==> design/flow/design.v <==
module ALU#(
  parameter WIDTH = 32
)(
  input [WIDTH - 1:0] a, b,
  input [2:0] m,
  output reg [WIDTH - 1:0] y,
  output reg cf, of, zf
);
  always @(*) begin
    case (m)
      3'b000: y = a + b;
      3'b001: y = a - b;
      3'b010: y = a & b;
      3'b011: y = a | b;
      3'b100: y = a ^ b;
      default: y = 0;
    endcase
  end
  always @(*) begin
    case ({m[0], a[WIDTH - 1], b[WIDTH - 1], y[WIDTH - 1]})
      4'b0111, 4'b0010, 4'b0100, 4'b1111, 4'b1001, 4'b1010: cf = 1;
      default: cf = 0;
    endcase
  end
  always @(*) begin
    case ({m[0], a[WIDTH - 1], b[WIDTH - 1], y[WIDTH - 1]})
      4'b0001, 4'b0110, 4'b1011, 4'b1100: of = 1;
      default: of = 0;
    endcase
  end
  always @(*) begin
    zf = ~(| y[0]);
  end
endmodule
module RegFile#(
  parameter WIDTH = 32
)(
  input clk, rst, we,
  input [4:0] ra0, ra1, wa,
  input [WIDTH - 1:0] wd,
  output reg [WIDTH - 1:0] rd0, rd1
);
  reg [WIDTH - 1:0] regvec[31:0];
  always @(*) begin
    rd0 = (we & (wa == ra0) & (| ra0)) ? wd : regvec[ra0];
    rd1 = (we & (wa == ra1) & (| ra1)) ? wd : regvec[ra1];
  end
  integer i;
  always @(posedge clk) begin
    if (rst) begin
      for (i = 0; i < 32; i = i + 1) begin
        regvec[i] <= 0;
      end
    end else begin
      if (we) begin
        if (wa != 0) begin
          regvec[wa] <= wd;
        end
      end
    end
  end
endmodule
module Ctl(
  input clk, rst,
  input [31:0] ins,
  output f_jmp, f_branch, f_rd, f_rw, f_m2r, f_mw, f_alus, f_aluo, f_choke
);
  wire [5:0] op;
  assign op = ins[31:26];
  wire [4:0] ra0;
  assign ra0 = ins[25:21];
  wire [4:0] ra1;
  assign ra1 = ins[20:16];
  reg [31:0] pre_ins;
  wire [5:0] pre_op;
  assign pre_op = pre_ins[31:26];
  wire [4:0] pre_wa;
  assign pre_wa = pre_ins[20:16];
  assign f_choke = (pre_op == 6'b000100) || (
    (pre_op == 6'b100011) && (| pre_wa) && (
      (
        (op != 6'b000010) && (ra0 == pre_wa)
      ) || (
        ((op == 6'b000000) || (op == 6'b000100) || (op == 6'b101011)) && (ra1 == pre_wa)
      )
    )
  );
  assign f_jmp = f_choke ? 0 : op == 6'b000010;
  always @(posedge clk) begin
    if (rst) begin
      pre_ins <= 0;
    end else begin
      pre_ins <= f_choke ? 0 : ins;
    end
  end
  reg ifid_branch, ifid_rd, ifid_rw, ifid_m2r, ifid_mw, ifid_alus, ifid_aluo;
  always @(posedge clk) begin
    if (f_choke || rst) begin
      ifid_branch <= 0;
      ifid_rw <= 0;
      ifid_m2r <= 0;
      ifid_mw <= 0;
      ifid_alus <= 0;
      ifid_aluo <= 0;
      ifid_rd <= 0;
    end else begin
      ifid_rw <= (op == 6'b000000) || (op == 6'b001000) || (op == 6'b100011);
      ifid_m2r <= op == 6'b100011;
      ifid_mw <= op == 6'b101011;
      ifid_alus <= (op == 6'b001000) || (op == 6'b100011) || (op == 6'b101011);
      ifid_aluo <= op == 6'b000100;
      ifid_branch <= op == 6'b000100;
      ifid_rd <= op == 6'b000000;
    end
  end
  assign f_rd = ifid_rd;
  assign f_branch = ifid_branch;
  reg idex_rw, idex_m2r, idex_mw, idex_alus, idex_aluo;
  always @(posedge clk) begin
    if (rst) begin
      idex_rw <= 0;
      idex_m2r <= 0;
      idex_mw <= 0;
      idex_alus <= 0;
      idex_aluo <= 0;
    end else begin
      idex_rw <= ifid_rw;
      idex_m2r <= ifid_m2r;
      idex_mw <= ifid_mw;
      idex_alus <= ifid_alus;
      idex_aluo <= ifid_aluo;
    end
  end
  assign f_alus = idex_alus;
  assign f_aluo = idex_aluo;
  reg exmem_rw, exmem_m2r, exmem_mw;
  always @(posedge clk) begin
    if (rst) begin
      exmem_rw <= 0;
      exmem_m2r <= 0;
      exmem_mw <= 0;
    end else begin
      exmem_rw <= idex_rw;
      exmem_m2r <= idex_m2r;
      exmem_mw <= idex_mw;
    end
  end
  assign f_mw = exmem_mw;
  reg memwb_rw, memwb_m2r;
  always @(posedge clk) begin
    if (rst) begin
      memwb_m2r <= 0;
      memwb_rw <= 0;
    end else begin
      memwb_m2r <= exmem_m2r;
      memwb_rw <= exmem_rw;
    end
  end
  assign f_m2r = memwb_m2r;
  assign f_rw = memwb_rw;
endmodule
module PipelineCPU(
  input clk, rst,
  output [8:0] imem_addr,
  input [31:0] imem_data,
  output [8:0] dmem_addr,
  output [31:0] dmem_wdata,
  output dmem_we,
  input [31:0] dmem_rdata
);
  wire [8:0] ins_a;
  wire [31:0] ins_spo;
  wire reg_we;
  wire [4:0] ra0, ra1, wa;
  wire [31:0] rd0, rd1, wd;
  RegFile#(.WIDTH(32)) reg_file(
    .clk(clk), .rst(rst), .we(reg_we), .ra0(ra0), .ra1(ra1), .wa(wa), .wd(wd),.rd0(rd0), .rd1(rd1));
  wire [31:0] a, b, y;
  wire [2:0] m;
  wire zf;
  ALU#(.WIDTH(32)) alu(.a(a), .b(b), .m(m), .y(y), .zf(zf));
  wire mem_we;
  wire [8:0] mem_a;
  wire [31:0] mem_d, mem_spo;
  assign imem_addr = ins_a;
  assign ins_spo = imem_data;
  assign dmem_addr = mem_a;
  assign dmem_wdata = mem_d;
  assign dmem_we = mem_we;
  assign mem_spo = dmem_rdata;
  wire [5:0] op;
  wire f_jmp, f_branch, f_rd, f_rw, f_m2r, f_mw, f_alus, f_aluo;
  wire f_choke;
  Ctl ctl(
    .clk(clk), .rst(rst), .ins(ins_spo),
    .f_jmp(f_jmp), .f_branch(f_branch), .f_rd(f_rd), .f_rw(f_rw),
    .f_m2r(f_m2r), .f_mw(f_mw), .f_alus(f_alus), .f_aluo(f_aluo),
    .f_choke(f_choke));
  reg [31:0] pc;
  assign ins_a = pc[10:0] >> 2;
  wire [31:0] npc_ser;
  assign npc_ser = pc + 4;
  wire [31:0] npc_j;
  assign npc_j = {npc_ser[31:28], ins_spo[25:0] << 2};
  assign op = ins_spo[31:26];
  reg [31:0] ifid_ins, ifid_npc_ser;
  reg ifid_valid;
  always @(posedge clk) begin
    if (rst) begin
      ifid_ins <= 0;
      ifid_valid <= 0;
    end else begin
      ifid_ins <= ins_spo;
      ifid_valid <= ~f_choke;
    end
    ifid_npc_ser <= npc_ser;
  end
  assign ra0 = ifid_ins[25:21];
  assign ra1 = ifid_ins[20:16];
  wire [4:0] wa_pre;
  assign wa_pre = f_rd ? ifid_ins[15:11] : ifid_ins[20:16];
  wire [31:0] imm;
  assign imm = {{16{ifid_ins[15]}}, ifid_ins[15:0]};
  wire w_ex2wb;
  assign w_ex2wb = ifid_valid && (((ifid_ins[31:26] == 6'b000000) && (| ifid_ins[15:11]))
    || ((ifid_ins[31:26] == 6'b001000) && (| ifid_ins[20:16])));
  wire w_mem2wb;
  assign w_mem2wb = ifid_valid && (ifid_ins[31:26] == 6'b100011) && (| ifid_ins[20:16]);
  reg [31:0] idex_rd0, idex_rd1, idex_imm, idex_npc_ser;
  reg [31:0] exmem_y;
  reg [4:0] idex_wa, exmem_wa;
  reg idex_w_ex2wb, exmem_w_ex2wb;
  reg idex_w_mem2wb, exmem_w_mem2wb;
  wire [31:0] rd0_bypass, rd1_bypass;
  assign rd0_bypass = (| ra0) ? (
    idex_w_ex2wb && (ra0 == idex_wa) ? y : (
      exmem_w_mem2wb && (ra0 == exmem_wa) ? mem_spo : (
        exmem_w_ex2wb && (ra0 == exmem_wa) ? exmem_y : rd0
      )
    )
  ) : 0;
  assign rd1_bypass = (| ra1) ? (
    idex_w_ex2wb && (ra1 == idex_wa) ? y : (
      exmem_w_mem2wb && (ra1 == exmem_wa) ? mem_spo : (
        exmem_w_ex2wb && (ra1 == exmem_wa) ? exmem_y : rd1
      )
    )
  ) : 0;
  wire [31:0] npc_beq;
  assign npc_beq = ifid_npc_ser + (imm << 2);
  wire beq_zf;
  assign beq_zf = rd0_bypass == rd1_bypass;
  wire [31:0] npc;
  assign npc = rst ? 0 : (
    f_jmp ? npc_j : (
      f_branch & beq_zf ? npc_beq : (
        f_choke ? pc : npc_ser
      )
    )
  );
  always @(posedge clk) begin
    idex_rd0 <= rd0_bypass;
    idex_rd1 <= rd1_bypass;
    idex_imm <= imm;
    idex_npc_ser <= ifid_npc_ser;
    idex_wa <= wa_pre;
    if (rst) begin
      idex_w_ex2wb <= 0;
      idex_w_mem2wb <= 0;
    end else begin
      idex_w_ex2wb <= w_ex2wb;
      idex_w_mem2wb <= w_mem2wb;
    end
  end
  assign a = idex_rd0;
  assign b = f_alus ? idex_imm : idex_rd1;
  assign m = f_aluo;
  always @(posedge clk) begin
    pc <= npc;
  end
  reg [31:0] exmem_mem_d;
  always @(posedge clk) begin
    exmem_y <= y;
    exmem_mem_d <= idex_rd1;
    exmem_wa <= idex_wa;
    if (rst) begin
      exmem_w_ex2wb <= 0;
      exmem_w_mem2wb <= 0;
    end else begin
      exmem_w_ex2wb <= idex_w_ex2wb;
      exmem_w_mem2wb <= idex_w_mem2wb;
    end
  end
  assign mem_a = exmem_y[10:0] >> 2;
  assign mem_d = exmem_mem_d;
  assign mem_we = f_mw;
  reg [31:0] memwb_mem_spo, memwb_y;
  reg [4:0] memwb_wa;
  always @(posedge clk) begin
    memwb_mem_spo <= mem_spo;
    memwb_y <= exmem_y;
    memwb_wa <= exmem_wa;
  end
  assign wa = memwb_wa;
  assign wd = f_m2r ? memwb_mem_spo : memwb_y;
  assign reg_we = f_rw;
endmodule
==> design/flow/run.sh <==
#!/bin/bash
# the make line also repeats each setting of config.mk as NAME=value (left out here)
make -C /OpenROAD-flow-scripts/flow DESIGN_CONFIG=/design/flow/config.mk WORK_HOME=/design/flow/orfs CLKGATE_MAP_FILE= finish
==> design/flow/config.mk <==
export PLATFORM = sky130hd
export DESIGN_NAME = PipelineCPU
export DESIGN_NICKNAME = PipelineCPU
export VERILOG_FILES = /design/flow/design.v
export SDC_FILE = /design/flow/constraint.sdc
export NUM_CORES = 4
export LEC_CHECK = 0
export ABC_AREA = 1
export CAP_MARGIN = 20
export CORE_MARGIN = 2
export CORE_UTILIZATION = 64
export CTS_CLUSTER_DIAMETER = 334
export PLACE_DENSITY = 0.43
export SETUP_SLACK_MARGIN = 0.4
export SLEW_MARGIN = 20
==> design/flow/constraint.sdc <==
create_clock -name core_clock -period 3.19 [get_ports {clk}]
set_input_delay 0.6380 -clock core_clock [delete_from_list [all_inputs] [get_ports {clk}]]
set_output_delay 0.6380 -clock core_clock [all_outputs]
set_load 0.01 [all_outputs]
==> changes_impl.md, run 1 <==
## Implementation

- Worst-path fanout max: 8
- Total internal power: 34.03 mW
- Starting DRC count in detailed routing: 14600
- Setup slack after layout: -1.839 ns
- Number of cell rows: 125
- Number of buffers inserted during clock tree synthesis: 145
- Combinational cell area excluding buffers and inverters: 31310 µm²
- Vias: 78220
- Drt pass-1 iters: 13
- Post-synthesis register bit count: 1329
- Required time of the critical path: 3.91 ns
- Category of cells accounting for the largest share of critical-path delay: simple AND/OR/NAND/NOR gates
- Average detailed-routed wire length per instance: 25.67 µm
- Weighted congestion at the end of routability-driven global placement: 1.089
- Total detailed-routing wirelength: 319.7 mm
- Max Root-Sink Buffers: 3
- Area Overhead vs Synth: 23.25%
- Ratio of final minimum period to clock period: 1.577
- CTS tree: done
- Number of antenna violations at the first check in global routing: 25
- Worst slack at placement: -2.044 ns
- Register area: 36890 µm²
- Critical path data arrival time: 5.75 ns
- Startpoint kind of the worst setup timing path: flip-flop
- Sequential cell fraction of total power: 0.391
- Sequential fraction of the synthesis area: 0.4950
- Logic power comb: 15.5 mW
- Sequential power: 20.6 mW
- Worst setup startpoint: ctl.idex_alus
- Slew at the pin with the worst max-slew slack: 0.8530 ns
- Static leakage power: 42.28 nW
- Wire length of the first global-routing pass: 464.8 mm
- Overall global routing resource usage: 0.5249
- Logic depth of the worst setup path including buffers: 36
- Net count of the finished layout: 10920
- Critical path type: flip-flop to flip-flop
- Reg-to-reg startpoint: ctl.idex_alus
- Share of power burned in combinational logic: 0.293
- Max-area cell share: 0.4130
- Filler cell count in the final layout: 7883
- Biggest power consumer among the groups: registers
- Share of synthesized registers carrying an async set or reset: 0
- Top-level I/O count: 117
- Outcome: failed layout checks
- Count of library flops with an enable pin: 1024
- Total chip power: 52.81 mW
- Chip area line of the yosys report: 74460 µm²
- Power density over the cells: 575.4 nW/µm²
- Yosys top cell by area: sky130_fd_sc_hd__edfxtp_1
- Setup violators final: 84
- Clock network latency to the later pin of the worst-skew pair: 0.79 ns
- OpenROAD warning count: 32
- CTS clock-pin slew for the worst setup and hold paths: 0.06 ns
- And-or/or-and share of the synthesized area: 0.08012
- Buf/Inv on CP: 7
- Number of distinct standard cells referenced by the synthesized netlist: 56
- Peak per-stage delay on the critical path: 0.46 ns
- Hold violation total from the final report: 0
- Post-synthesis average cell area: 7.460 µm²
- IO buf count: 116
- Maximum ir drop on the vdd rail: 0.5525 mV
- Effective utilization at floorplan: 0.6434
- Synth Cell Area: 74460 µm²
- Combinational family with the most area after synthesis: simple AND/OR/NAND/NOR gates
- Adder and majority cell fraction of the synthesized area: 0.007427
- Instance count along the most critical hold path: 4
- Multiplexer share: 0.003226
- Clock Root Buffer: sky130_fd_sc_hd__clkbuf_16
- Flop2flop setup slack: -1.84 ns
- Height of the chip: 345.1 µm
- Capture point of the worst path: pc[8]
- Worst clock skew: 0.02744 ns
- Layout check fault list: negative setup slack
- Total Die Area: 119100 µm²
- Nature of the critical path endpoint: flip-flop
- Sink of the worst hold path: pc[6]
- Cell area leaders: sky130_fd_sc_hd__edfxtp_1 41%, sky130_fd_sc_hd__nand2_1 13%, sky130_fd_sc_hd__dfxtp_1 8.2%
- Average vias per placed instance: 6.281
- Maximum number of pins on one net before global-route repair: 48
- Yosys cell count: 9981
- Gate Count Post-Synth: 9981
- Clock-net power: 16.7 mW
- Via count of the first global-routing pass: 75650
- Remaining global-route overflow: 0
- Max Clk Rate: 198.8 MHz
- YS warnings: 4
- Detail Placement HPWL: 216.1 mm
- Critical-path top delay cell: sky130_fd_sc_hd__dfxtp_4
- Final ANT Viol Nets: 0
- Share of power burned in the clock network: 0.316
- Clock sink count: 1329
- Number of H-tree levels: 4
- Relative max-transition margin: 0.4313
- Basic-gate share of the synthesized area counting and, or, nand and nor cells: 0.2987
- Die Span X: 345.1 µm
- Switching power share of the total: 0.3557
- Max-slew violations: 0
- Crit path time final: 5.029 ns
- Beginning of the worst hold path: rst
- End of the worst register-to-register path: pc[8]
- Main flop type after synthesis: sky130_fd_sc_hd__edfxtp_1
- Unrepaired setup endpoints after global routing: yes
- Count of maximum capacitance violations: 0
- Most used standard cell by instance count after synthesis: sky130_fd_sc_hd__nand2_1
- R2R cell count: 36
- NetSw: 18.78 mW
- Ranking of synthesized cells by instance count: 2616 x sky130_fd_sc_hd__nand2_1, 1428 x sky130_fd_sc_hd__nor2_1, 1240 x sky130_fd_sc_hd__inv_1
- Hold WC Path Type: input pin to flip-flop
- Core Region: 115700 µm²
- Xor+xnor area frac: 0.008116
- Post-detailed-route DRC marker count: 0
metal layers:
layer | vias up | GRT usage | routed length, µm
li1 | 33560 | - | -
met1 | 35240 | 0.5984 | 98890
met2 | 7290 | 0.7609 | 131100
met3 | 2089 | 0.2354 | 56540
met4 | 46 | 0.4273 | 32930
met5 | - | 0.002801 | 324
what timing repair did:
item,CTS,global route
pin swaps,66,50
gates cloned,1,2
endpoints found under the setup margin,95,101
resized,189,101
hold buffers,0,0
setup buffers,37,20
per-stage QoR:
stage                     TNS (ns)  hold WS, ns  area, µm²  utilization  cells
after CTS                   -46.21       0.2439      91250       0.7884  12430
final                       -51.73       0.2616      91780       0.7930  12450
after global placement      -53.78       0.3162      85700       0.7405  12130
after global routing        -69.11       0.2598      91770       0.7929  12450
after detailed placement    -57.24       0.3157      85700       0.7405  12130
after floorplan             -10.23       0.3096      74840            -  10010
final cells by class:
class,count,area share
clock buffer,201,0.04455
multi-input combinational,6707,0.3412
timing repair buffer,1361,0.1334
antenna,4,0.0001091
sequential,1329,0.4020
tap,1524,0.02078
inverter,1265,0.05231
clock inverter,63,0.005671
==> run 2: changes to the inputs <==
- ABC_AREA: 1 -> not set
- CORE_UTILIZATION: 64 -> 40
- CTS_CLUSTER_DIAMETER: 334 -> not set
- PLACE_DENSITY: 0.43 -> not set
- clock period: 3.19 -> 6.5 ns (I/O delays scaled with it)
==> run 2 against run 1 <==
  * Now clean on timing, DRC and antenna
  * Sequential power fell by about 50%
  * Wire length shrank 15%
  * Critical path depth fell by 19
  * Core utilization down 33 points
  * Maximum frequency decreased by 15%
  * Critical path type unchanged
  * Synthesized cell count is 46% lower
  * Worst setup slack gained 2.4 ns
  * Global-route usage is 21 points lower
==> changes_impl.md, run 2 <==
## Implementation

- Critical path type: flip-flop to flip-flop (unchanged)
- OpenROAD warning count: 34 (was 32)
- Weighted congestion at the end of routability-driven global placement: 0.9787 (was 1.089)
- Relative max-transition margin: 0.1946 (was 0.4313)
- Final ANT Viol Nets: 0 (unchanged)
- YS warnings: 4 (unchanged)
- Count of maximum capacitance violations: 0 (unchanged)
- Core Region: 167200 µm² (was 115700 µm²)
- Vias: 51200 (was 78220)
- Startpoint kind of the worst setup timing path: flip-flop (unchanged)
- Worst-path fanout max: 45 (was 8)
- Post-synthesis register bit count: 1329 (unchanged)
- Clock-net power: 8.10 mW (was 16.7 mW)
- Number of H-tree levels: 4 (unchanged)
- Maximum ir drop on the vdd rail: 0.3014 mV (was 0.5525 mV)
- Starting DRC count in detailed routing: 8522 (was 14600)
- Combinational family with the most area after synthesis: multiplexers (was simple AND/OR/NAND/NOR gates)
- Logic depth of the worst setup path including buffers: 17 (was 36)
- Cell area leaders: sky130_fd_sc_hd__edfxtp_1 46%, sky130_fd_sc_hd__mux4_2 13%, sky130_fd_sc_hd__dfxtp_1 9.1% (was sky130_fd_sc_hd__edfxtp_1 41%, sky130_fd_sc_hd__nand2_1 13%, sky130_fd_sc_hd__dfxtp_1 8.2%)
- Category of cells accounting for the largest share of critical-path delay: simple AND/OR/NAND/NOR gates (unchanged)
- Share of power burned in combinational logic: 0.215 (was 0.293)
- Crit path cell chain: buf_12 > nand3b_1 > buf_4 > o22ai_1 > nor4_1 > nor3_1 > o22ai_1 > xor2_1 > a2111oi_4 > nand4_1 > nor4_4 > nand3_2 > nor4b_4 > buf_12 > buf_12 > a2111oi_4 > a221o_1
- Instance count along the most critical hold path: 0 (was 4)
- Wire length of the first global-routing pass: 380.6 mm (was 464.8 mm)
- Global routing met2 resource utilization: 0.4616 (was 0.7609)
- Synth Cell Area: 67380 µm² (was 74460 µm²)
- Dpl cells: 7520 (was 12130)
- Capture point of the worst path: pc[7] (was pc[8])
- Register area: 36900 µm² (was 36890 µm²)
- Sequential power: 10.3 mW (was 20.6 mW)
- Buf/Inv on CP: 4 (was 7)
- Yosys top cell by area: sky130_fd_sc_hd__edfxtp_1 (unchanged)
- Sequential fraction of the synthesis area: 0.5470 (was 0.4950)
- R2R cell count: 17 (was 36)
- Max-slew violations: 0 (unchanged)
- CTS clock-pin slew for the worst setup and hold paths: 0.06 ns (about the same)
- Setup violators final: 0 (was 84)
- Max Clk Rate: 168.2 MHz (was 198.8 MHz)
- Most used standard cell by instance count after synthesis: sky130_fd_sc_hd__nor2_1 (was sky130_fd_sc_hd__nand2_1)
- Top-level I/O count: 117 (unchanged)
- Total internal power: 15.88 mW (was 34.03 mW)
- Die Span X: 414.4 µm (was 345.1 µm)
- Final-layout setup total negative slack: 0 ns (was -51.73 ns)
- Outcome: complete, no violations (was failed layout checks)
- Worst setup startpoint: ifid_ins[17] (was ctl.idex_alus)
- Post-detailed-route DRC marker count: 0 (unchanged)
- Biggest power consumer among the groups: registers (unchanged)
- Peak per-stage delay on the critical path: 0.89 ns (was 0.46 ns)
- Number of antenna violations at the first check in global routing: 15 (was 25)
- Area Overhead vs Synth: 14.65% (was 23.25%)
- Hold_ws: 0.3232 ns (was 0.2616 ns)
- Most frequent cell on the critical path: sky130_fd_sc_hd__buf_12
- Final core utilization: 0.4620 (was 0.7930)
- Effective utilization at floorplan: 0.4029 (was 0.6434)
- CTS tree: done (unchanged)
- Setup slack after layout: 0.5559 ns (was -1.839 ns)
- Sink of the worst hold path: idex_imm[10] (was pc[6])
- Clock Root Buffer: sky130_fd_sc_hd__clkbuf_16 (unchanged)
- Static leakage power: 27.54 nW (was 42.28 nW)
- Flop2flop setup slack: 0.56 ns (was -1.84 ns)
- Routing usage on met3: 0.08290 (was 0.2354)
- Total Die Area: 171800 µm² (was 119100 µm²)
- Required time of the critical path: 7.19 ns (was 3.91 ns)
- Maximum number of pins on one net before global-route repair: 121 (was 48)
- Max-area cell share: 0.4563 (was 0.4130)
- Hold WC Path Type: flip-flop to flip-flop (was input pin to flip-flop)
- Xor+xnor area frac: 0.01768 (was 0.008116)
- Ratio of final minimum period to clock period: 0.9145 (was 1.577)
- Reg-to-reg startpoint: ifid_ins[17] (was ctl.idex_alus)
- Worst slack at placement: -0.1221 ns (was -2.044 ns)
- Cts hold-fix bufs: 0 (unchanged)
- And-or/or-and share of the synthesized area: 0.08016 (was 0.08012)
- Number of buffers inserted during clock tree synthesis: 144 (was 145)
- Count of placed standard cells in the final layout, fillers left out: 7819 (was 12450)
- Clock network latency to the later pin of the worst-skew pair: 0.81 ns (was 0.79 ns)
- Post-synthesis average cell area: 12.50 µm² (was 7.460 µm²)
- Worst clock skew: 0.02536 ns (was 0.02744 ns)
- Switching power share of the total: 0.3214 (was 0.3557)
- Height of the chip: 414.4 µm (was 345.1 µm)
- Power density over the cells: 303.0 nW/µm² (was 575.4 nW/µm²)
- Clock sink count: 1329 (unchanged)
- Logic power comb: 5.02 mW (was 15.5 mW)
- Ranking of synthesized cells by instance count: 1162 x sky130_fd_sc_hd__nor2_1, 1024 x sky130_fd_sc_hd__edfxtp_1, 402 x sky130_fd_sc_hd__mux4_2 (was 2616 x sky130_fd_sc_hd__nand2_1, 1428 x sky130_fd_sc_hd__nor2_1, 1240 x sky130_fd_sc_hd__inv_1)
- Via count of the first global-routing pass: 49360 (was 75650)
- Total detailed-routing wirelength: 273.3 mm (was 319.7 mm)
- Drt pass-1 iters: 8 (was 13)
- Remaining global-route overflow: 0 (unchanged)
- Number of distinct standard cells referenced by the synthesized netlist: 97 (was 56)
- Nature of the critical path endpoint: flip-flop (unchanged)
- Yosys cell count: 5390 (was 9981)
- IO buf count: 116 (unchanged)
- Main flop type after synthesis: sky130_fd_sc_hd__edfxtp_1 (unchanged)
- Layer carrying the most global-route usage: met2 (unchanged)
- Chip area line of the yosys report: 67380 µm² (was 74460 µm²)
- Adder and majority cell fraction of the synthesized area: 0.008207 (was 0.007427)
- Basic-gate share of the synthesized area counting and, or, nand and nor cells: 0.1192 (was 0.2987)
- Unrepaired setup endpoints after global routing: yes (unchanged)
- Net count of the finished layout: 5602 (was 10920)
- Critical path data arrival time: 6.63 ns (was 5.75 ns)
- Combinational cell area excluding buffers and inverters: 29050 µm² (was 31310 µm²)
- Overall global routing resource usage: 0.3115 (was 0.5249)
- End of the worst register-to-register path: pc[7] (was pc[8])
- Number of cell rows: 150 (was 125)
- Max Root-Sink Buffers: 3 (unchanged)
- Average detailed-routed wire length per instance: 34.96 µm (was 25.67 µm)
- NetSw: 7.521 mW (was 18.78 mW)
- Share of power burned in the clock network: 0.346 (was 0.316)
- Met1 track demand over resource in global routing: 0.4136 (was 0.5984)
- Sequential cell fraction of total power: 0.439 (was 0.391)
- Count of library flops with an enable pin: 1024 (unchanged)
- Multiplexer share: 0.1887 (was 0.003226)
- Beginning of the worst hold path: ifid_ins[10] (was rst)
- Slew at the pin with the worst max-slew slack: 1.208 ns (was 0.8530 ns)
- Crit path time final: 5.944 ns (was 5.029 ns)
- Detail Placement HPWL: 179.7 mm (was 216.1 mm)
- Filler cell count in the final layout: 14880 (was 7883)
- Critical-path top delay cell: sky130_fd_sc_hd__dfxtp_4 (unchanged)
- Hold violation total from the final report: 0 (unchanged)
- Share of synthesized registers carrying an async set or reset: 0 (unchanged)
- Average vias per placed instance: 6.548 (was 6.281)
- Gate Count Post-Synth: 5390 (was 9981)
## run 2: per-layer routing
metal	vias to the layer above	part of all wire	wire (µm)
met4	8	0.063	17310
met3	749	0.12	33300
met2	3784	0.44	120200
li1	20490	-	-
met1	26170	0.37	102500
met5	-	0.00019	52
## run 2: timing repair
item                                    CTS  global route
buffers inserted                         20             7
cloned                                    0             1
pin swaps                                22            38
endpoints found under the setup margin    9             9
resized                                  35            49
## run 2: cell type report
type,instances,share of cell area
clock buffers,186,0.05032
flip-flops and latches,1329,0.4777
clock inverters,71,0.008001
diodes,11,0.0003563
inverters,55,0.002672
well taps,2204,0.03570
multi-input cells,3545,0.3760
repair buffers,418,0.04927
## run 2: through the flow
stage	power (mW)	cell area, µm²
after floorplan	12.90	67610
after global placement	15.07	71960
after detailed placement	15.11	71990
after CTS	23.15	76790
after global routing	23.96	77230
final	23.40	77250
==> run 3: changes to the inputs <==
- CORE_UTILIZATION: 40 -> 59
- CTS_CLUSTER_SIZE: not set -> 52
- SETUP_SLACK_MARGIN: 0.4 -> 0.87
- clock period: 6.5 -> 3.34 ns (I/O delays scaled with it)
==> run 3 against run 2 <==
  * The layout now fails its checks (negative setup slack)
  * Sequential share of layout area fell by 5.2 points
  * Via count rose by 11%
  * Count of clock-buffer cells in the layout fell by 2
  * Flip-flop count did not move
  * Global-route usage rose by 16 points
  * Worst hold slack got worse by 0.012 ns
  * Critical path type unchanged
==> changes_impl.md, run 3 <==
## Implementation

- Sink of the worst hold path: idex_w_mem2wb (was idex_imm[10])
- Unrepaired setup endpoints after global routing: yes (unchanged)
- Count of maximum capacitance violations: 0 (unchanged)
- Category of cells accounting for the largest share of critical-path delay: simple AND/OR/NAND/NOR gates (unchanged)
- Core Region: 113000 µm² (was 167200 µm²)
- Area Overhead vs Synth: 28.72% (was 14.65%)
- Worst-path fanout max: 7 (was 45)
- Setup slack after layout: -2.741 ns (was 0.5559 ns)
- Total internal power: 33.36 mW (was 15.88 mW)
- Synth Cell Area: 67380 µm² (unchanged)
- Static leakage power: 33.30 nW (was 27.54 nW)
- Yosys cell count: 5390 (unchanged)
- Startpoint kind of the worst setup timing path: flip-flop (unchanged)
- Relative max-transition margin: 0.3166 (was 0.1946)
- Worst setup startpoint: ctl.idex_alus (was ifid_ins[17])
- Adder and majority cell fraction of the synthesized area: 0.008207 (unchanged)
- Peak per-stage delay on the critical path: 0.38 ns (was 0.89 ns)
- Setup violators final: 76 (was 0)
- Logic power comb: 13.3 mW (was 5.02 mW)
- Number of distinct standard cells referenced by the synthesized netlist: 97 (unchanged)
- Instance count along the most critical hold path: 3 (was 0)
- Die Span X: 341.9 µm (was 414.4 µm)
- Top-level I/O count: 117 (unchanged)
- Combinational cell area excluding buffers and inverters: 30520 µm² (was 29050 µm²)
- Share of power burned in the clock network: 0.323 (was 0.346)
- Remaining global-route overflow: 0 (unchanged)
- CTS clock-pin slew for the worst setup and hold paths: 0.06 ns (about the same)
- Capture point of the worst path: pc[5] (was pc[7])
- Total detailed-routing wirelength: 278.4 mm (was 273.3 mm)
- Biggest power consumer among the groups: registers (unchanged)
- Layout check fault list: negative setup slack
- Sequential fraction of the synthesis area: 0.5470 (unchanged)
- Cts hold-fix bufs: 0 (unchanged)
- Final ANT Viol Nets: 0 (unchanged)
- Hold violation total from the final report: 0 (unchanged)
- Number of antenna violations at the first check in global routing: 12 (was 15)
- Via count of the first global-routing pass: 55270 (was 49360)
- Max-slew violations: 0 (unchanged)
- Net count of the finished layout: 6577 (was 5602)
- Clock sink count: 1329 (unchanged)
- Xor+xnor area frac: 0.01768 (unchanged)
- Drt pass-1 iters: 9 (was 8)
- Starting DRC count in detailed routing: 9492 (was 8522)
- Switching power share of the total: 0.3189 (was 0.3214)
- Critical path type: flip-flop to flip-flop (unchanged)
- Vias: 56620 (was 51200)
- Most frequent cell on the critical path: sky130_fd_sc_hd__buf_4 (was sky130_fd_sc_hd__buf_12)
- Main flop type after synthesis: sky130_fd_sc_hd__edfxtp_1 (unchanged)
- Total Die Area: 116900 µm² (was 171800 µm²)
- And-or/or-and share of the synthesized area: 0.08016 (unchanged)
- Sequential power: 19.8 mW (was 10.3 mW)
- Cell area leaders: sky130_fd_sc_hd__edfxtp_1 46%, sky130_fd_sc_hd__mux4_2 13%, sky130_fd_sc_hd__dfxtp_1 9.1% (unchanged)
- Height of the chip: 341.9 µm (was 414.4 µm)
- CTS tree: done (unchanged)
- Filler cell count in the final layout: 7147 (was 14880)
- Final core utilization: 0.7678 (was 0.4620)
- Logic depth of the worst setup path including buffers: 35 (was 17)
- Power density over the cells: 564.8 nW/µm² (was 303.0 nW/µm²)
- Register area: 36910 µm² (was 36900 µm²)
- Slew at the pin with the worst max-slew slack: 1.012 ns (was 1.208 ns)
- Sequential cell fraction of total power: 0.405 (was 0.439)
- Multiplexer share: 0.1887 (unchanged)
- Maximum number of pins on one net before global-route repair: 62 (was 121)
- IO buf count: 116 (unchanged)
- Nature of the critical path endpoint: flip-flop (unchanged)
- Most used standard cell by instance count after synthesis: sky130_fd_sc_hd__nor2_1 (unchanged)
- Beginning of the worst hold path: rst (was ifid_ins[10])
- Buf/Inv on CP: 11 (was 4)
- Clock Root Buffer: sky130_fd_sc_hd__clkbuf_16 (unchanged)
- Post-detailed-route DRC marker count: 0 (unchanged)
- Combinational family with the most area after synthesis: multiplexers (unchanged)
- Hold WC Path Type: input pin to flip-flop (was flip-flop to flip-flop)
- Share of power burned in combinational logic: 0.272 (was 0.215)
- Clock network latency to the later pin of the worst-skew pair: 0.79 ns (was 0.81 ns)
- Ranking of synthesized cells by instance count: 1162 x sky130_fd_sc_hd__nor2_1, 1024 x sky130_fd_sc_hd__edfxtp_1, 402 x sky130_fd_sc_hd__mux4_2 (unchanged)
- Detail Placement HPWL: 189.3 mm (was 179.7 mm)
- Number of buffers inserted during clock tree synthesis: 144 (unchanged)
- Reg-to-reg startpoint: ctl.idex_alus (was ifid_ins[17])
- Max Clk Rate: 164.4 MHz (was 168.2 MHz)
- Post-synthesis register bit count: 1329 (unchanged)
- YS warnings: 4 (unchanged)
- Effective utilization at floorplan: 0.5965 (was 0.4029)
- Average detailed-routed wire length per instance: 34.38 µm (was 34.96 µm)
- Required time of the critical path: 3.99 ns (was 7.19 ns)
- Share of synthesized registers carrying an async set or reset: 0 (unchanged)
- Critical-path top delay cell: sky130_fd_sc_hd__dfxtp_4 (unchanged)
- Count of library flops with an enable pin: 1024 (unchanged)
- End of the worst register-to-register path: pc[5] (was pc[7])
- Number of cell rows: 123 (was 150)
- Maximum ir drop on the vdd rail: 0.7014 mV (was 0.3014 mV)
- Clock-net power: 15.8 mW (was 8.10 mW)
- Average vias per placed instance: 6.992 (was 6.548)
- Max Root-Sink Buffers: 3 (unchanged)
- Critical path data arrival time: 6.73 ns (was 6.63 ns)
- Outcome: failed layout checks (was complete, no violations)
- Basic-gate share of the synthesized area counting and, or, nand and nor cells: 0.1192 (unchanged)
- Ratio of final minimum period to clock period: 1.821 (was 0.9145)
- Chip area line of the yosys report: 67380 µm² (unchanged)
- Gate Count Post-Synth: 5390 (unchanged)
- Number of H-tree levels: 4 (unchanged)
- Wire length of the first global-routing pass: 389.0 mm (was 380.6 mm)
- Post-synthesis average cell area: 12.50 µm² (unchanged)
- Crit path time final: 6.081 ns (was 5.944 ns)
- NetSw: 15.62 mW (was 7.521 mW)
- Max-area cell share: 0.4563 (unchanged)
- OpenROAD warning count: 32 (was 34)
- R2R cell count: 35 (was 17)
- Worst clock skew: 0.03272 ns (was 0.02536 ns)
- Overall global routing resource usage: 0.4722 (was 0.3115)
- Final-layout setup total negative slack: -68.43 ns (was 0 ns)
- Yosys top cell by area: sky130_fd_sc_hd__edfxtp_1 (unchanged)
- Weighted congestion at the end of routability-driven global placement: 1.039 (was 0.9787)
- Flop2flop setup slack: -2.74 ns (was 0.56 ns)
## run 3: final cells by class
class                   instances  share of cell area
repair buffers               1392              0.1452
clock buffers                 184             0.04481
well taps                    1500             0.02164
inverters                      55            0.002409
clock inverters                85            0.008309
flip-flops and latches       1329              0.4256
diodes                          6           0.0001731
multi-input cells            3546              0.3519
## run 3: through the flow
step	setup slack, ns	hold slack (ns)	instances	cell area, µm²	total power [mW]
after global placement	-2.576	0.3127	7690	78770	31.22
after CTS	-2.597	0.2901	8042	85480	47.72
after detailed placement	-2.661	0.3294	7690	78770	31.30
final	-2.741	0.3112	8097	86730	48.98
after floorplan	-2.653	0.3096	5421	67950	25.27
after global routing	-3.068	0.3062	8091	86720	49.99
## run 3: what timing repair did
item                       in CTS  in global routing
gates cloned                    6                  0
buffers inserted               77                 49
gates resized                 273                170
setup endpoints to repair     373                249
pin swaps                      69                 93
## run 3: metal layers
metal	vias to the layer above	track usage	wire (µm)
met5	-	0.0008170	113
met4	18	0.3335	24930
met3	1305	0.1595	42360
met2	5308	0.6847	119500
met1	27520	0.5984	91500
li1	22460	-	-
==> run 4: changes to the inputs <==
- ABC_AREA: not set -> 0
- CORE_ASPECT_RATIO: not set -> 0.93
- CORE_MARGIN: 2 -> 9
- CORE_UTILIZATION: 59 -> 62
- CTS_CLUSTER_DIAMETER: not set -> 315
- CTS_CLUSTER_SIZE: 52 -> not set
- GPL_TIMING_DRIVEN: not set -> 1
- MAX_ROUTING_LAYER: not set -> met5
- SETUP_SLACK_MARGIN: 0.87 -> 0.92
- SLEW_MARGIN: 20 -> 30
- clock period: 3.34 -> 8.31 ns (I/O delays scaled with it)
==> run 4 against run 3 <==
  * The run now finishes clean
  * Clock power is 58% lower
  * Sequential share of layout area is 6.5 points higher
  * Design area is 13% lower
  * Register-to-register slack better by 4.0 ns
  * First-iteration DRC count is 8.7% higher
  * Flip-flop count stayed put
  * Area after synthesis stayed put
  * Maximum frequency is 13% lower
  * Global-route usage is 4.0 points lower
  * Synthesized cell count stayed put
  * Critical endpoint is now pc[10]
==> changes_impl.md, run 4 <==
## Implementation

- Outcome: complete, no violations (was failed layout checks)
- Effective utilization at floorplan: 0.6257 (was 0.5965)
- Number of antenna violations at the first check in global routing: 14 (was 12)
- Capture point of the worst path: pc[10] (was pc[5])
- Worst slack at placement: 0.9860 ns (was -2.661 ns)
- Worst setup startpoint: ctl.idex_alus (unchanged)
- Static leakage power: 27.10 nW (was 33.30 nW)
- Max-area cell share: 0.4563 (unchanged)
- Count of library flops with an enable pin: 1024 (unchanged)
- Via count of the first global-routing pass: 49810 (was 55270)
- Max Root-Sink Buffers: 3 (unchanged)
- Ranking of synthesized cells by instance count: 1162 x sky130_fd_sc_hd__nor2_1, 1024 x sky130_fd_sc_hd__edfxtp_1, 402 x sky130_fd_sc_hd__mux4_2 (unchanged)
- Unrepaired setup endpoints after global routing: no (was yes)
- Yosys top cell by area: sky130_fd_sc_hd__edfxtp_1 (unchanged)
- NetSw: 5.699 mW (was 15.62 mW)
- Number of buffers inserted during clock tree synthesis: 143 (was 144)
- Startpoint kind of the worst setup timing path: flip-flop (unchanged)
- Final-layout setup total negative slack: 0 ns (was -68.43 ns)
- Worst clock skew: 0.03803 ns (was 0.03272 ns)
- Average vias per placed instance: 7.593 (was 6.992)
- Clock-net power: 6.59 mW (was 15.8 mW)
- Average detailed-routed wire length per instance: 38.50 µm (was 34.38 µm)
- CTS tree: done (unchanged)
- IO buf count: 116 (unchanged)
- Sequential cell fraction of total power: 0.436 (was 0.405)
- Clock Root Buffer: sky130_fd_sc_hd__clkbuf_16 (unchanged)
- Post-detailed-route DRC marker count: 0 (unchanged)
- Category of cells accounting for the largest share of critical-path delay: simple AND/OR/NAND/NOR gates (unchanged)
- Adder and majority cell fraction of the synthesized area: 0.008207 (unchanged)
- Switching power share of the total: 0.3103 (was 0.3189)
- Logic depth of the worst setup path including buffers: 29 (was 35)
- And-or/or-and share of the synthesized area: 0.08016 (unchanged)
- Instance count along the most critical hold path: 0 (was 3)
- Net count of the finished layout: 5484 (was 6577)
- Logic power comb: 3.77 mW (was 13.3 mW)
- Number of H-tree levels: 4 (unchanged)
- Required time of the critical path: 8.99 ns (was 3.99 ns)
- Setup violators final: 0 (was 76)
- Main flop type after synthesis: sky130_fd_sc_hd__edfxtp_1 (unchanged)
- Yosys cell count: 5390 (unchanged)
- Xor+xnor area frac: 0.01768 (unchanged)
- Buf/Inv on CP: 1 (was 11)
- Max Clk Rate: 142.5 MHz (was 164.4 MHz)
- Multiplexer share: 0.1887 (unchanged)
- Vias: 52470 (was 56620)
- Chip area line of the yosys report: 67380 µm² (unchanged)
- Hold WC Path Type: flip-flop to flip-flop (was input pin to flip-flop)
- Starting DRC count in detailed routing: 10320 (was 9492)
- Biggest power consumer among the groups: registers (unchanged)
- Cts hold-fix bufs: 0 (unchanged)
- Sequential fraction of the synthesis area: 0.5470 (unchanged)
- Beginning of the worst hold path: ifid_ins[10] (was rst)
- Setup slack after layout: 1.290 ns (was -2.741 ns)
- Most used standard cell by instance count after synthesis: sky130_fd_sc_hd__nor2_1 (unchanged)
- Number of distinct standard cells referenced by the synthesized netlist: 97 (unchanged)
- YS warnings: 4 (unchanged)
- Detail Placement HPWL: 163.7 mm (was 189.3 mm)
- Worst-path fanout max: 18 (was 7)
- Clock network latency to the later pin of the worst-skew pair: 0.79 ns (about the same)
- Die Span X: 359.9 µm (was 341.9 µm)
- Crit path time final: 7.020 ns (was 6.081 ns)
- OpenROAD warning count: 29 (was 32)
- Drt pass-1 iters: 9 (unchanged)
- R2R cell count: 29 (was 35)
- Total detailed-routing wirelength: 266.1 mm (was 278.4 mm)
- Core Region: 107700 µm² (was 113000 µm²)
- Area Overhead vs Synth: 11.64% (was 28.72%)
- Share of synthesized registers carrying an async set or reset: 0 (unchanged)
- Slew at the pin with the worst max-slew slack: 1.208 ns (was 1.012 ns)
- Maximum ir drop on the vdd rail: 0.1796 mV (was 0.7014 mV)
- Count of maximum capacitance violations: 0 (unchanged)
- Final ANT Viol Nets: 0 (unchanged)
- Total internal power: 12.67 mW (was 33.36 mW)
- Gate Count Post-Synth: 5390 (unchanged)
- Height of the chip: 335.9 µm (was 341.9 µm)
- Share of power burned in the clock network: 0.359 (was 0.323)
- Hold_ws: 0.3265 ns (was 0.3112 ns)
- Basic-gate share of the synthesized area counting and, or, nand and nor cells: 0.1192 (unchanged)
- Total Die Area: 120900 µm² (was 116900 µm²)
- Reg-to-reg startpoint: ctl.idex_alus (unchanged)
- Maximum number of pins on one net before global-route repair: 100 (was 62)
- Remaining global-route overflow: 0 (unchanged)
- Post-synthesis register bit count: 1329 (unchanged)
- Max-slew violations: 0 (unchanged)
- Post-synthesis average cell area: 12.50 µm² (unchanged)
- Sink of the worst hold path: idex_imm[10] (was idex_w_mem2wb)
- Overall global routing resource usage: 0.4319 (was 0.4722)
- Wire length of the first global-routing pass: 369.8 mm (was 389.0 mm)
- Combinational family with the most area after synthesis: multiplexers (unchanged)
- Most frequent cell on the critical path: sky130_fd_sc_hd__o21ai_0 (was sky130_fd_sc_hd__buf_4)
- CTS clock-pin slew for the worst setup and hold paths: 0.06 ns (about the same)
- Critical path data arrival time: 7.70 ns (was 6.73 ns)
- Cell area leaders: sky130_fd_sc_hd__edfxtp_1 46%, sky130_fd_sc_hd__mux4_2 13%, sky130_fd_sc_hd__dfxtp_1 9.1% (unchanged)
- Critical path type: flip-flop to flip-flop (unchanged)
- Synth Cell Area: 67380 µm² (unchanged)
- Nature of the critical path endpoint: flip-flop (unchanged)
- Weighted congestion at the end of routability-driven global placement: 0.9742 (was 1.039)
- Peak per-stage delay on the critical path: 0.45 ns (was 0.38 ns)
- Sequential power: 8.00 mW (was 19.8 mW)
- Top-level I/O count: 117 (unchanged)
- Clock sink count: 1329 (unchanged)
- End of the worst register-to-register path: pc[10] (was pc[5])
- Power density over the cells: 244.2 nW/µm² (was 564.8 nW/µm²)
- Number of cell rows: 116 (was 123)
- Share of power burned in combinational logic: 0.205 (was 0.272)
- Hold violation total from the final report: 0 (unchanged)
- Critical-path top delay cell: sky130_fd_sc_hd__dfxtp_4 (unchanged)
- Ratio of final minimum period to clock period: 0.8447 (was 1.821)
- Relative max-transition margin: 0.1949 (was 0.3166)
- Flop2flop setup slack: 1.29 ns (was -2.74 ns)
[run 4: metrics by stage]
stage	instance area, µm²	utilization	instances	power (mW)
floorplan	67500	-	5421	10.08
global placement	70100	0.6509	6633	11.55
detailed placement	70330	0.6530	6642	11.68
CTS	75090	0.6972	6898	18.12
global route	75200	0.6983	6902	18.68
finish	75230	0.6985	6911	18.37
[run 4: cell type report]
| type | count | area (µm²) |
|---|---|---|
| antenna | 9 | 22.52 |
| clock buffer | 189 | 4034 |
| clock inverter | 67 | 724.4 |
| fill | 7671 | 32470 |
| inverter | 55 | 206.4 |
| multi-input combinational | 3545 | 28780 |
| sequential | 1329 | 36900 |
| tap | 1416 | 1772 |
| timing repair buffer | 301 | 2788 |
[run 4: per-layer routing]
layer	track usage	share of wire	vias up
li1	-	-	20280
met4	0.2691	0.078	18
met3	0.1768	0.17	1117
met5	0.009193	0.00065	-
met1	0.5669	0.34	25650
met2	0.5951	0.41	5406
[run 4: timing repair]
| action | 4_1_cts | 5_1_grt |
|---|---|---|
| endpoints found under the setup margin | 1 | 9 |
| pin swaps | 0 | 3 |
| buffers inserted | 0 | 2 |
| resized | 1 | 11 |
==> run 5: changes to the inputs <==
- ABC_AREA: 0 -> not set
- CORE_ASPECT_RATIO: 0.93 -> not set
- CORE_MARGIN: 9 -> 2
- CORE_UTILIZATION: 62 -> 10
- CTS_CLUSTER_DIAMETER: 315 -> not set
- GPL_TIMING_DRIVEN: 1 -> not set
- MAX_ROUTING_LAYER: met5 -> not set
- SETUP_SLACK_MARGIN: 0.92 -> 0.4
- SLEW_MARGIN: 30 -> 20
- clock period: 8.31 -> 6.72 ns (I/O delays scaled with it)
==> run 5 against run 4 <==
  * Critical path depth down 12
  * Global-route usage down 36 points
  * Sequential share of layout area decreased by 6.0 points
  * Die area increased to 5.6 times the previous value
  * Sequential power rose by 24%
  * Flip-flop count is the same
  * Synthesized cell count unchanged
  * First-iteration DRC count fell by 20%
  * Critical path type unchanged
  * Critical endpoint is now pc[7]
==> changes_impl.md, run 5 <==
## Implementation

- Basic-gate share of the synthesized area counting and, or, nand and nor cells: 0.1192 (unchanged)
- Critical-path top delay cell: sky130_fd_sc_hd__dfxtp_4 (unchanged)
- Share of power burned in the clock network: 0.358 (was 0.359)
- Number of cell rows: 301 (was 116)
- Sink of the worst hold path: idex_imm[9] (was idex_imm[10])
- Height of the chip: 824.9 µm (was 335.9 µm)
- Share of synthesized registers carrying an async set or reset: 0 (unchanged)
- Relative max-transition margin: 0.1703 (was 0.1949)
- Max Clk Rate: 160.6 MHz (was 142.5 MHz)
- Total Die Area: 680400 µm² (was 120900 µm²)
- Logic power comb: 4.80 mW (was 3.77 mW)
- Category of cells accounting for the largest share of critical-path delay: simple AND/OR/NAND/NOR gates (unchanged)
- Chip area line of the yosys report: 67380 µm² (unchanged)
- Number of buffers inserted during clock tree synthesis: 148 (was 143)
- Final ANT Viol Nets: 0 (unchanged)
- Crit path cell chain: mux4_1 > mux4_2 > nor2b_1 > a211oi_1 > a21oi_1 > o31ai_1 > xor2_1 > nor4_2 > nand3_1 > nor4_2 > nand3_2 > nor4b_4 > buf_4 > buf_12 > buf_12 > a2111oi_0 > a221o_1
- Post-detailed-route DRC marker count: 0 (unchanged)
- And-or/or-and share of the synthesized area: 0.08016 (unchanged)
- Number of distinct standard cells referenced by the synthesized netlist: 97 (unchanged)
- Worst setup startpoint: ifid_ins[21] (was ctl.idex_alus)
- Clock Root Buffer: sky130_fd_sc_hd__clkbuf_16 (unchanged)
- Maximum ir drop on the vdd rail: 0.2974 mV (was 0.1796 mV)
- Flop2flop setup slack: 0.49 ns (was 1.29 ns)
- Die Span X: 824.9 µm (was 359.9 µm)
- Post-synthesis register bit count: 1329 (unchanged)
- YS warnings: 4 (unchanged)
- Starting DRC count in detailed routing: 8206 (was 10320)
- Cell area leaders: sky130_fd_sc_hd__edfxtp_1 46%, sky130_fd_sc_hd__mux4_2 13%, sky130_fd_sc_hd__dfxtp_1 9.1% (unchanged)
- Clock sink count: 1329 (unchanged)
- Effective utilization at floorplan: 0.1003 (was 0.6257)
- Yosys top cell by area: sky130_fd_sc_hd__edfxtp_1 (unchanged)
- Worst-path fanout max: 38 (was 18)
- Combinational family with the most area after synthesis: multiplexers (unchanged)
- Remaining global-route overflow: 0 (unchanged)
- Number of antenna violations at the first check in global routing: 18 (was 14)
- Sequential power: 9.91 mW (was 8.00 mW)
- Fin area: 85690 µm² (was 75230 µm²)
- Multiplexer share: 0.1887 (unchanged)
- Logic depth of the worst setup path including buffers: 17 (was 29)
- Average vias per placed instance: 3.520 (was 7.593)
- Xor+xnor area frac: 0.01768 (unchanged)
- Most used standard cell by instance count after synthesis: sky130_fd_sc_hd__nor2_1 (unchanged)
- Clock-net power: 8.21 mW (was 6.59 mW)
- NetSw: 7.310 mW (was 5.699 mW)
- Instance count along the most critical hold path: 0 (unchanged)
- Static leakage power: 27.58 nW (was 27.10 nW)
- Maximum number of pins on one net before global-route repair: 81 (was 100)
- Reg-to-reg startpoint: ifid_ins[21] (was ctl.idex_alus)
- Critical path type: flip-flop to flip-flop (unchanged)
- Hold violation total from the final report: 0 (unchanged)
- OpenROAD warning count: 27 (was 29)
- Area Overhead vs Synth: 27.18% (was 11.64%)
- Ranking of synthesized cells by instance count: 1162 x sky130_fd_sc_hd__nor2_1, 1024 x sky130_fd_sc_hd__edfxtp_1, 402 x sky130_fd_sc_hd__mux4_2 (unchanged)
- Synth Cell Area: 67380 µm² (unchanged)
- Required time of the critical path: 7.41 ns (was 8.99 ns)
- Biggest power consumer among the groups: registers (unchanged)
- Core Region: 671500 µm² (was 107700 µm²)
- Beginning of the worst hold path: ifid_ins[9] (was ifid_ins[10])
- Nature of the critical path endpoint: flip-flop (unchanged)
- Clock network latency to the later pin of the worst-skew pair: 0.81 ns (was 0.79 ns)
- Hold WC Path Type: flip-flop to flip-flop (unchanged)
- Via count of the first global-routing pass: 49570 (was 49810)
- Worst clock skew: 0.03099 ns (was 0.03803 ns)
- Total chip power: 22.92 mW (was 18.37 mW)
- Net count of the finished layout: 5584 (was 5484)
- Power density over the cells: 267.4 nW/µm² (was 244.2 nW/µm²)
- Yosys cell count: 5390 (unchanged)
- R2R cell count: 17 (was 29)
- Final-layout setup total negative slack: 0 ns (unchanged)
- Weighted congestion at the end of routability-driven global placement: 0.9219 (was 0.9742)
- Count of library flops with an enable pin: 1024 (unchanged)
- Outcome: complete, no violations (unchanged)
- Unrepaired setup endpoints after global routing: no (unchanged)
- Overall global routing resource usage: 0.07603 (was 0.4319)
- Detail Placement HPWL: 177.6 mm (was 163.7 mm)
- Drt pass-1 iters: 7 (was 9)
- Sequential fraction of the synthesis area: 0.5470 (unchanged)
- Max-area cell share: 0.4563 (unchanged)
- Placed cell areas: 80240 µm² (was 70330 µm²)
- Post-synthesis average cell area: 12.50 µm² (unchanged)
- Wire length of the first global-routing pass: 379.1 mm (was 369.8 mm)
- Capture point of the worst path: pc[7] (was pc[10])
- Share of power burned in combinational logic: 0.210 (was 0.205)
- Ratio of final minimum period to clock period: 0.9266 (was 0.8447)
- Slew at the pin with the worst max-slew slack: 1.237 ns (was 1.208 ns)
- Number of H-tree levels: 4 (unchanged)
- End of the worst register-to-register path: pc[7] (was pc[10])
- Switching power share of the total: 0.3190 (was 0.3103)
- Gate Count Post-Synth: 5390 (unchanged)
- Total detailed-routing wirelength: 274.3 mm (was 266.1 mm)
- IO buf count: 116 (unchanged)
- Crit path time final: 6.227 ns (was 7.020 ns)
- Critical path data arrival time: 6.92 ns (was 7.70 ns)
- Peak per-stage delay on the critical path: 1.04 ns (was 0.45 ns)
- Total internal power: 15.61 mW (was 12.67 mW)
- Main flop type after synthesis: sky130_fd_sc_hd__edfxtp_1 (unchanged)
- Max-slew violations: 0 (unchanged)
- Buf/Inv on CP: 3 (was 1)
- Top-level I/O count: 117 (unchanged)
- CTS tree: done (unchanged)
- Adder and majority cell fraction of the synthesized area: 0.008207 (unchanged)
- Sequential cell fraction of total power: 0.432 (was 0.436)
- Vias: 51180 (was 52470)
- Count of maximum capacitance violations: 0 (unchanged)
- Average detailed-routed wire length per instance: 18.87 µm (was 38.50 µm)
- Hold_ws: 0.3275 ns (was 0.3265 ns)
- CTS clock-pin slew for the worst setup and hold paths: 0.06 ns (about the same)
- Startpoint kind of the worst setup timing path: flip-flop (unchanged)
- Max Root-Sink Buffers: 3 (unchanged)
- Setup violators final: 0 (unchanged)
[run 5: routing by layer]
metal  share of wire  vias up  global-route usage  wire, µm
met3            0.13      831             0.02081     35220
met5         0.00031        -                   0        85
li1                -    20460                   -         -
met2            0.44     4036              0.1159    119700
met4           0.075       14             0.04920     20610
met1            0.36    25840             0.09427     98720
[run 5: area by class of cell]
class                   instances  area, µm²
fillers                     75290     585800
flip-flops and latches       1329      36900
multi-input cells            3545      28940
well taps                    8938      11180
clock buffers                 189       3959
repair buffers                396       3646
clock inverters                80      838.3
inverters                      55      206.4
diodes                          7      17.52
[run 5: timing repair]
| item | in CTS | in global routing |
|---|---|---|
| gates resized | 9 | 55 |
| buffers inserted | 9 | 19 |
| hold buffers | 0 | 0 |
| pin swaps | 3 | 27 |
| endpoints found under the setup margin | 9 | 9 |
| gates cloned | 0 | 1 |
[run 5: through the flow]
step,setup WS (ns),std cells,util
4_1_cts,0.4091,14510,0.1268
5_1_grt,0.3138,14540,0.1276
3_3_place_gp,0.08170,14230,0.1194
2_1_floorplan,0.4196,5421,-
6_report,0.4931,14540,0.1276
3_5_place_dp,0.1160,14230,0.1195
==> run 6: changes to the inputs <==
- CORE_UTILIZATION: 10 -> 61
- SETUP_SLACK_MARGIN: 0.4 -> not set
- clock period: 6.72 -> 3.34 ns (I/O delays scaled with it)
==> run 6 against run 5 <==
  * The layout now fails its checks (negative setup slack)
  * Core utilization is 65 points higher
  * Critical path depth increased by 12
  * Worst hold slack worse by 0.0049 ns
  * Worst setup slack worse by 3.1 ns
  * Area after synthesis unchanged
  * Flip-flop count is the same
==> changes_impl.md, run 6 <==
## Implementation

- Number of cell rows: 121 (was 301)
- NetSw: 15.27 mW (was 7.310 mW)
- Xor+xnor area frac: 0.01768 (unchanged)
- CTS clock-pin slew for the worst setup and hold paths: 0.06 ns (about the same)
- Post-detailed-route DRC marker count: 0 (unchanged)
- Critical path type: flip-flop to flip-flop (unchanged)
- Total internal power: 32.92 mW (was 15.61 mW)
- Capture point of the worst path: pc[2] (was pc[7])
- Sequential cell fraction of total power: 0.411 (was 0.432)
- Clock sink count: 1329 (unchanged)
- Setup violators final: 69 (was 0)
- Clock network latency to the later pin of the worst-skew pair: 0.80 ns (was 0.81 ns)
- Reg-to-reg startpoint: ctl.idex_alus (was ifid_ins[21])
- Total detailed-routing wirelength: 281.9 mm (was 274.3 mm)
- Basic-gate share of the synthesized area counting and, or, nand and nor cells: 0.1192 (unchanged)
- Combinational cell area excluding buffers and inverters: 29840 µm² (was 28940 µm²)
- Post-synthesis average cell area: 12.50 µm² (unchanged)
- Max Root-Sink Buffers: 3 (unchanged)
- Beginning of the worst hold path: ifid_ins[9] (unchanged)
- Starting DRC count in detailed routing: 10900 (was 8206)
- Overall global routing resource usage: 0.4987 (was 0.07603)
- Unrepaired setup endpoints after global routing: yes (was no)
- Hold violation total from the final report: 0 (unchanged)
- Logic power comb: 12.7 mW (was 4.80 mW)
- Main flop type after synthesis: sky130_fd_sc_hd__edfxtp_1 (unchanged)
- Hold_ws: 0.3226 ns (was 0.3275 ns)
- Wire length of the first global-routing pass: 393.5 mm (was 379.1 mm)
- Power density over the cells: 566.6 nW/µm² (was 267.4 nW/µm²)
- Instance count along the most critical hold path: 0 (unchanged)
- Clock-net power: 15.7 mW (was 8.21 mW)
- Setup slack after layout: -2.598 ns (was 0.4931 ns)
- Die Span X: 336.4 µm (was 824.9 µm)
- Worst-path fanout max: 20 (was 38)
- Buf/Inv on CP: 6 (was 3)
- Number of antenna violations at the first check in global routing: 12 (was 18)
- OpenROAD warning count: 32 (was 27)
- Placed cell areas: 78850 µm² (was 80240 µm²)
- Synth Cell Area: 67380 µm² (unchanged)
- Drt pass-1 iters: 8 (was 7)
- R2R cell count: 29 (was 17)
- Total Die Area: 113100 µm² (was 680400 µm²)
- Outcome: failed layout checks (was complete, no violations)
- Chip area line of the yosys report: 67380 µm² (unchanged)
- Final ANT Viol Nets: 0 (unchanged)
- Relative max-transition margin: 0.3103 (was 0.1703)
- Share of synthesized registers carrying an async set or reset: 0 (unchanged)
- Ratio of final minimum period to clock period: 1.778 (was 0.9266)
- Logic depth of the worst setup path including buffers: 29 (was 17)
- Vias: 57390 (was 51180)
- Count of placed standard cells in the final layout, fillers left out: 8010 (was 14540)
- Max-slew violations: 0 (unchanged)
- Weighted congestion at the end of routability-driven global placement: 1.059 (was 0.9219)
- Most used standard cell by instance count after synthesis: sky130_fd_sc_hd__nor2_1 (unchanged)
- Remaining global-route overflow: 0 (unchanged)
- Yosys cell count: 5390 (unchanged)
- Fin area: 85060 µm² (was 85690 µm²)
- Crit path time final: 5.938 ns (was 6.227 ns)
- Dpl cells: 7693 (was 14230)
- Most frequent cell on the critical path: sky130_fd_sc_hd__buf_12
- Number of buffers inserted during clock tree synthesis: 141 (was 148)
- Static leakage power: 32.57 nW (was 27.58 nW)
- Area Overhead vs Synth: 26.23% (was 27.18%)
- Via count of the first global-routing pass: 55790 (was 49570)
- Top-level I/O count: 117 (unchanged)
- Combinational family with the most area after synthesis: multiplexers (unchanged)
- Multiplexer share: 0.1887 (unchanged)
- Cell area leaders: sky130_fd_sc_hd__edfxtp_1 46%, sky130_fd_sc_hd__mux4_2 13%, sky130_fd_sc_hd__dfxtp_1 9.1% (unchanged)
- Detail Placement HPWL: 191.4 mm (was 177.6 mm)
- Nature of the critical path endpoint: flip-flop (unchanged)
- Average detailed-routed wire length per instance: 35.20 µm (was 18.87 µm)
- Worst clock skew: 0.03025 ns (was 0.03099 ns)
- Register area: 36900 µm² (unchanged)
- Slew at the pin with the worst max-slew slack: 1.035 ns (was 1.237 ns)
- Count of maximum capacitance violations: 0 (unchanged)
- Average vias per placed instance: 7.164 (was 3.520)
- And-or/or-and share of the synthesized area: 0.08016 (unchanged)
- Effective utilization at floorplan: 0.6173 (was 0.1003)
- Maximum ir drop on the vdd rail: 0.5477 mV (was 0.2974 mV)
- Required time of the critical path: 3.98 ns (was 7.41 ns)
- Post-synthesis register bit count: 1329 (unchanged)
- Hold WC Path Type: flip-flop to flip-flop (unchanged)
- Final core utilization: 0.7792 (was 0.1276)
- Core Region: 109200 µm² (was 671500 µm²)
- Critical path data arrival time: 6.58 ns (was 6.92 ns)
- Worst slack at placement: -2.687 ns (was 0.1160 ns)
- Startpoint kind of the worst setup timing path: flip-flop (unchanged)
- End of the worst register-to-register path: pc[2] (was pc[7])
- Sink of the worst hold path: idex_imm[9] (unchanged)
- Sequential fraction of the synthesis area: 0.5470 (unchanged)
- Max Clk Rate: 168.4 MHz (was 160.6 MHz)
- Height of the chip: 336.4 µm (was 824.9 µm)
- Category of cells accounting for the largest share of critical-path delay: AND-OR/OR-AND gates (was simple AND/OR/NAND/NOR gates)
- Flop2flop setup slack: -2.60 ns (was 0.49 ns)
- Share of power burned in combinational logic: 0.263 (was 0.210)
- Number of distinct standard cells referenced by the synthesized netlist: 97 (unchanged)
- Switching power share of the total: 0.3168 (was 0.3190)
- Adder and majority cell fraction of the synthesized area: 0.008207 (unchanged)
- Filler cell count in the final layout: 6865 (was 75290)
- Peak per-stage delay on the critical path: 0.39 ns (was 1.04 ns)
- Yosys top cell by area: sky130_fd_sc_hd__edfxtp_1 (unchanged)
- Layout check fault list: negative setup slack
- Count of library flops with an enable pin: 1024 (unchanged)
- Sequential power: 19.8 mW (was 9.91 mW)
- Ranking of synthesized cells by instance count: 1162 x sky130_fd_sc_hd__nor2_1, 1024 x sky130_fd_sc_hd__edfxtp_1, 402 x sky130_fd_sc_hd__mux4_2 (unchanged)
- Gate Count Post-Synth: 5390 (unchanged)
- Biggest power consumer among the groups: registers (unchanged)
- Worst setup startpoint: ctl.idex_alus (was ifid_ins[21])
- CTS tree: done (unchanged)
- Max-area cell share: 0.4563 (unchanged)
- Number of H-tree levels: 4 (unchanged)
- Clock Root Buffer: sky130_fd_sc_hd__clkbuf_16 (unchanged)
- Critical-path top delay cell: sky130_fd_sc_hd__dfxtp_4 (unchanged)
- IO buf count: 116 (unchanged)
- Net count of the finished layout: 6520 (was 5584)
- Maximum number of pins on one net before global-route repair: 46 (was 81)
- Share of power burned in the clock network: 0.326 (was 0.358)
- YS warnings: 4 (unchanged)
-- run 6: cell type report --
type                       instances  share of cell area
clock inverter                    68            0.008693
timing repair buffer            1339              0.1376
sequential                      1329              0.4338
inverter                          55            0.002457
tap                             1476             0.02171
multi-input combinational       3545              0.3508
antenna                           15           0.0004413
clock buffer                     183             0.04444
-- run 6: repair_timing --
action / CTS / global route
gates resized: 156 / 110
hold buffers: 0 / 0
endpoints found under the setup margin: 74 / 80
buffers inserted: 50 / 34
pin swaps: 75 / 102
-- run 6: metal layers --
metal / part of all wire / routed length (µm) / up-vias / track usage
met5: 0.00064 / 180 / - / 0.004681
met4: 0.088 / 24800 / 12 / 0.3431
met3: 0.18 / 49990 / 1487 / 0.2109
met2: 0.42 / 117000 / 5887 / 0.7023
met1: 0.32 / 89920 / 27640 / 0.6250
li1: - / - / 22360 / -
-- run 6: metrics by stage --
stage          total power [mW]  TNS, ns
3_5_place_dp              31.18   -65.43
6_report                  48.19   -59.52
5_1_grt                   49.00   -72.87
3_3_place_gp              31.04   -57.23
2_1_floorplan             25.23   -71.91
4_1_cts                   47.14   -53.45
Power is estimated from default activity; no workload was simulated.
